Design alu, start of the top module:
module alu (
    input               i_clk,
    input               i_rst_n,
    input               i_valid,
    input signed [11:0] i_data_a,
    input signed [11:0] i_data_b,
    input        [2:0]  i_inst,
    output              o_valid,
    output       [11:0] o_data,
    output              o_overflow
);
For scale: ~1700 cells after synthesis, ~27 flip-flops, about 44 I/O pins.
clock: 7.69 ns
lec_check: 0
abc_area: 1
cap_margin: 40
core_aspect_ratio: 0.74
core_margin: 2
core_utilization: 72
cts_cluster_size: 11
place_density_lb_addon: 0.02
setup_slack_margin: 0.6
slew_margin: 20
run.sh (not shown) runs the stock make flow with config.mk's settings and CLKGATE_MAP_FILE=.
The starting point failed in clock tree synthesis (4_1_cts) (DPL-0038).
Change:
ABC_AREA = unset   (was 1)
CAP_MARGIN = 20   (was 40)
CORE_ASPECT_RATIO = unset   (was 0.74)
CORE_UTILIZATION = 40   (was 72)
CTS_CLUSTER_SIZE = unset   (was 11)
PLACE_DENSITY_LB_ADDON = unset   (was 0.02)
SETUP_SLACK_MARGIN = unset   (was 0.6)
clock period = 9.8 ns   (was 7.69 ns; I/O delays follow)
This time the run went through all stages and came out clean; die area goes up by well over a third; synthesized area came out lower by a little under a tenth; synthesized cell count is lower by a quarter to a third.
Change:
ABC_AREA = 1   (was unset)
CORE_UTILIZATION = 72   (was 40)
TNS_END_PERCENT = 5   (was unset)
clock period = 4.09 ns   (was 9.8 ns; I/O delays follow)
The changed run aborted during clock tree synthesis (4_1_cts) (DPL-0038).
Synthesized cell count came out higher by a quarter to a third.
Area after synthesis rises by a little under a tenth.
Die size fell by well over a third.
Change:
ABC_AREA = unset   (was 1)
CORE_UTILIZATION = 65   (was 72)
CTS_CLUSTER_DIAMETER = 50   (was unset)
clock period = 9.42 ns   (was 4.09 ns; I/O delays follow)
After rerunning: Now the flow produced a layout that fails on negative setup slack. Synthesized area came out lower by a little under a tenth. Synthesized cell count came out lower by a quarter to a third. Die area came out higher by a few percent.

* * *

The RTL this note starts from:
==> flow/design.v <==
module alu (
    input               i_clk,
    input               i_rst_n,
    input               i_valid,
    input signed [11:0] i_data_a,
    input signed [11:0] i_data_b,
    input        [2:0]  i_inst,
    output              o_valid,
    output       [11:0] o_data,
    output              o_overflow
);
reg  [11:0] o_data_w, o_data_r;
reg         o_valid_w, o_valid_r;
reg         o_overflow_w, o_overflow_r;
reg  [19:0] data_old;
reg         overflow_old;
wire [12:0] data_add, data_sub, data_mean;
wire [23:0] data_mul;
wire [19:0] data_mul_round;
wire [20:0] data_mac;
wire [11:0] data_a_abs, data_b_abs;
assign o_valid = o_valid_r;
assign o_data = o_data_r;
assign o_overflow = o_overflow_r;
assign data_add = {i_data_a[11], i_data_a} + {i_data_b[11], i_data_b};
assign data_sub = {i_data_a[11], i_data_a} - {i_data_b[11], i_data_b};
assign data_mul = {{12{i_data_a[11]}}, i_data_a} * {{12{i_data_b[11]}}, i_data_b};
assign data_mul_round = {data_mul[23], data_mul[23:5]} + {19'd0, data_mul[4]};
assign data_mac = {data_mul_round[19], data_mul_round} + {data_old[19], data_old};
assign data_mean = data_add >> 1;
assign data_a_abs = i_data_a[11]? ~(i_data_a)+12'd1: i_data_a;
assign data_b_abs = i_data_b[11]? ~(i_data_b)+12'd1: i_data_b;
always@(*) begin
  o_data_w = 12'd0;
  o_valid_w = i_valid;
  o_overflow_w = 1'b0;
  case(i_inst)
    3'b000: begin  
      o_overflow_w = ^data_add[12:11];
      o_data_w = data_add[11:0];
    end
    3'b001: begin  
      o_overflow_w = ^data_sub[12:11];
      o_data_w = data_sub[11:0];
    end
    3'b010: begin  
      o_data_w = data_mul_round[11:0];
      o_overflow_w = ~(data_mul_round[19:11] == 9'b1_1111_1111 | data_mul_round[19:11] == 9'b0_0000_0000);
    end
    3'b011: begin  
      o_data_w = data_mac[11:0]; 
      o_overflow_w = ~(data_mac[20:11] == 10'b11_1111_1111 | data_mac[20:11] == 10'b00_0000_0000) | overflow_old;
    end
    3'b100: begin  
      o_data_w = ~(i_data_a ^ i_data_b);
    end
    3'b101: begin  
      o_data_w = ~i_data_a[11]? i_data_a: 12'd0;
    end
    3'b110: begin  
      o_data_w = data_mean[11:0];
    end
    3'b111: begin  
      o_data_w = (data_a_abs >= data_b_abs)? data_a_abs: data_b_abs;
    end
  endcase
end
always@(posedge i_clk or negedge i_rst_n) begin
  if(~i_rst_n) begin
    o_data_r <= 12'd0;
    o_overflow_r <= 1'b0;
    o_valid_r <= 1'b0;
  end 
  else begin
    o_data_r <= o_data_w;
    o_overflow_r <= o_overflow_w;
    o_valid_r <= o_valid_w;
  end
end
always@(posedge i_clk or negedge i_rst_n) begin
  if(~i_rst_n) begin
    data_old <= 20'd0;
    overflow_old <= 1'b0;
  end
  else if(i_valid) begin
    if(i_inst == 3'b011)begin
      data_old <= {{8{o_data_w[11]}}, o_data_w};
      overflow_old <= o_overflow_w;
    end
    else begin
      data_old <= 20'd0;
      overflow_old <= 1'b0;
    end
  end
end
endmodule
clock: 12.5 ns
lec_check: 0
abc_area: 1
cap_margin: 20
cell_pad_in_sites_detail_placement: 1
cell_pad_in_sites_global_placement: 1
core_aspect_ratio: 0.9
core_margin: 2
core_utilization: 40
cts_cluster_diameter: 361
gpl_routability_driven: 1
gpl_timing_driven: 1
hold_slack_margin: 0.01
max_routing_layer: met4
min_routing_layer: met1
place_density: 0.54
slew_margin: 15
tns_end_percent: 10
Then changed:
Settings changed: ABC_AREA 1 to default, CELL_PAD_IN_SITES_GLOBAL_PLACEMENT 1 to 0, CORE_ASPECT_RATIO 0.9 to default, CTS_CLUSTER_DIAMETER 361 to 219, HOLD_SLACK_MARGIN 0.01 to default, MAX_ROUTING_LAYER met4 to met5, MIN_ROUTING_LAYER met1 to default, PLACE_DENSITY 0.54 to default, SETUP_SLACK_MARGIN from default to -0.3, SLEW_MARGIN 15 to 20, TNS_END_PERCENT 10 to default.
Clock period 12.5 ns to 9.36 ns, I/O delays scaled along.
After rerunning: The changed run reached the layout checks and failed them: setup timing; non-clock buffer count grows by 242; count of clock-buffer cells in the layout stays the same; synthesized cell count shrinks by a quarter to a third; routed wire length grows slightly; final cell count shrinks by roughly a tenth; die size shrinks by a little under a tenth; first-iteration DRC count grows by a little under a tenth; global-route usage shrinks by 0.82 points.
Then changed:
Settings changed: CELL_PAD_IN_SITES_DETAIL_PLACEMENT 1 to 0, CORE_UTILIZATION 40 to 65, CTS_CLUSTER_SIZE from default to 42, TNS_END_PERCENT from default to 35.
The changed run completed and failed the layout checks on setup timing.
Design area goes down slightly.
Setup slack is better by 0.078 ns.
Core utilization is higher by 32 points.
Clock skew rises by 0.0059 ns.
Register-to-register slack gets worse by 0.03 ns.
Final cell count falls by a few percent.
Then changed:
Settings changed: CORE_UTILIZATION 65 to 72, CTS_CLUSTER_DIAMETER 219 to 28, PLACE_DENSITY_LB_ADDON from default to 0.19.
=> The new run reached the layout checks and failed them: setup timing. Clock-buffer cell count stays the same. Via count came out higher by about 20%. Die size is lower by 9.4%. Setup slack loses 0.63 ns. Synthesized cell count is unchanged. Non-clock buffer count falls by 5. Utilization came out higher by 7.5 points. Wire length is higher by about 45%. Final area falls by 1.1%. Maximum frequency is lower by about 6%. Flip-flop count is unchanged.
